## EC_TOP
module EC_TOP(
    clk, rst_n, in_valid,
    in_Px, in_Py, in_Qx, in_Qy, in_prime, in_a,
    out_valid, out_Rx, out_Ry
);
clock: 42.2 ns
lec_check: 0
abc_area: 1
cap_margin: 40
core_margin: 3
core_utilization: 23
cts_cluster_diameter: 313
cts_cluster_size: 55
gpl_timing_driven: 0
hold_slack_margin: 0.2
setup_slack_margin: 5.0
slew_margin: 0
tns_end_percent: 5
run.sh (not shown) runs the stock make flow with config.mk's settings and CLKGATE_MAP_FILE=.
The first run produced a layout that fails on setup timing.
Change:
- CORE_UTILIZATION: 23 -> 58
- CTS_CLUSTER_DIAMETER: 313 -> default
- CTS_CLUSTER_SIZE: 55 -> 99
Outcome: The new run ran to the end with violations: setup timing; non-clock buffer count climbs by 28; synthesized area is unchanged; clock-buffer cell count climbs by 4; wire length climbs by a few percent; critical path depth drops by 17; clock skew hardly moves; die area drops by well over a third; maximum frequency drops by a few percent; synthesized cell count does not change; sequential cell count stays the same.
Change:
- CAP_MARGIN: 40 -> 10
- CORE_MARGIN: 3 -> 2
- CORE_UTILIZATION: 58 -> 72
- CTS_CLUSTER_DIAMETER: default -> 376
- CTS_CLUSTER_SIZE: 99 -> 55
- GPL_TIMING_DRIVEN: 0 -> 1
- PLACE_DENSITY: default -> 0.66
- SETUP_SLACK_MARGIN: 5.0 -> default
- clock period: 42.2 -> 56.8 ns (I/O delays scaled with it)
After rerunning: The changed run aborted during global routing, error GRT-0232; die area decreases by 21%; synthesized area is unchanged; synthesized cell count does not change.
Change:
- ABC_AREA: 1 -> default
- CAP_MARGIN: 10 -> 20
- CORE_UTILIZATION: 72 -> 40
- CTS_CLUSTER_DIAMETER: 376 -> default
- CTS_CLUSTER_SIZE: 55 -> default
- GPL_TIMING_DRIVEN: 1 -> default
- HOLD_SLACK_MARGIN: 0.2 -> default
- PLACE_DENSITY: 0.66 -> default
- SLEW_MARGIN: 0 -> 20
- TNS_END_PERCENT: 5 -> default
- clock period: 56.8 -> 72.4 ns (I/O delays scaled with it)
After rerunning: This time the run finished clean. Area after synthesis came out lower by a few percent. Die size goes up by well over a third. Synthesized cell count is lower by about a fifth.
Change:
- CORE_UTILIZATION: 40 -> 66
- clock period: 72.4 -> 25.0 ns (I/O delays scaled with it)
Now the flow stopped in global routing with GRT-0232.
Die area went down by about 40%.
Synthesized cell count does not change.
Area after synthesis is unchanged.

---

## job 8390
Starting RTL as in the previous note.
// EC_TOP
module EC_TOP(
    clk, rst_n, in_valid,
    in_Px, in_Py, in_Qx, in_Qy, in_prime, in_a,
    out_valid, out_Rx, out_Ry
);
clock: 42.2 ns
lec_check: 0
abc_area: 1
cap_margin: 40
core_margin: 3
core_utilization: 43
cts_cluster_diameter: 305
cts_cluster_size: 99
gpl_timing_driven: 0
hold_slack_margin: 0.2
setup_slack_margin: 5.0
slew_margin: 0
tns_end_percent: 5
Job 8390: complete, dirty (negative setup slack)
The following lists how job 3011 was set up differently from job 8390:
- swapping 43 for 40 in CORE_UTILIZATION
- clearing ABC_AREA, which used to be 1
- swapping 40 for 20 in CAP_MARGIN
- clearing CTS_CLUSTER_DIAMETER, which used to be 305
- clearing GPL_TIMING_DRIVEN, which used to be 0
- swapping 3 for 2 in CORE_MARGIN
- swapping 0 for 20 in SLEW_MARGIN
- clearing TNS_END_PERCENT, which used to be 5
- clearing HOLD_SLACK_MARGIN, which used to be 0.2
- clearing SETUP_SLACK_MARGIN, which used to be 5.0
- clearing CTS_CLUSTER_SIZE, which used to be 99
- swapping 42.2 for 77.0 in the clock period (ns, I/O delays scaled along)
==> comparison <==
Job 3011 | stages: all done | timing, DRC, antenna: all pass. [flow] job 8390 | stages: complete | final checks: fail | reason: negative setup slack. In job 3011, post-synthesis instance area is lower than in job 8390. Per the comparison of job 3011 with job 8390, clock tree buffer count of the final layout increased by 3 relative to the old numbers; register area decreased by 0.32% relative to the old numbers; endpoint required time on the critical path increased by 34780 ps relative to the old numbers; logic depth of the worst path, buffers included decreased by 67 relative to the old numbers. Job 3011: via count 2614 below job 8390. Utilization delta for job 3011 relative to job 8390: 9.1 points lower. Post-layout minimum cycle time ends up lower on job 8390. Compare job 3011 and job 8390 | period utilization lower: job 3011.
For job 777, these inputs were changed with respect to job 3011:
- CORE_UTILIZATION: 40 -> 64
- the clock period (ns, I/O delays scaled along): 77.0 -> 72.4
==> comparison <==
Note that the buffer count excluding the clock tree in the final layout recorded for job 777 amounts to 1.15 times the value seen in job 3011.
When job 777 is measured against job 3011, its number of instances resized during post-cts repair turns out 2 higher.
Job 3011 has a lower core utilization before placement than job 777.
| post-route standard cell area excluding fillers | job 777 vs job 3011 | ≈ equal |
From job 3011 to job 777, count of unresolved DRC violations after routing did not move at all.
Post-synthesis instance area came out exactly the same in job 777 and job 3011.
Job 777 vs job 3011, slew at the pin closest to its max-slew limit went up by 150 ps.
NOTE: global router's overall resource usage in job 777 exceeds that of job 3011
> inputs changed (job 777 -> job 5950)
- ABC_AREA newly set to 1
- CORE_UTILIZATION changed from 64 to 72
- PLACE_DENSITY newly set to 0.42
- the clock period (ns, I/O delays scaled along) changed from 72.4 to 62.4
==> results <==
Delay contributed by the slowest stage of the critical path, job 5950 and job 777: higher on job 777
Max area of the mapped netlist across job 5950 and job 777: job 5950
Compared with job 777, job 5950 shows a lower sequential share of layout area.
[compare] base=job 777 new=job 5950: required arrival time at the worst endpoint down 10030 ps, synthesized cell count up about 19%, worst hold slack rose 31 ps.
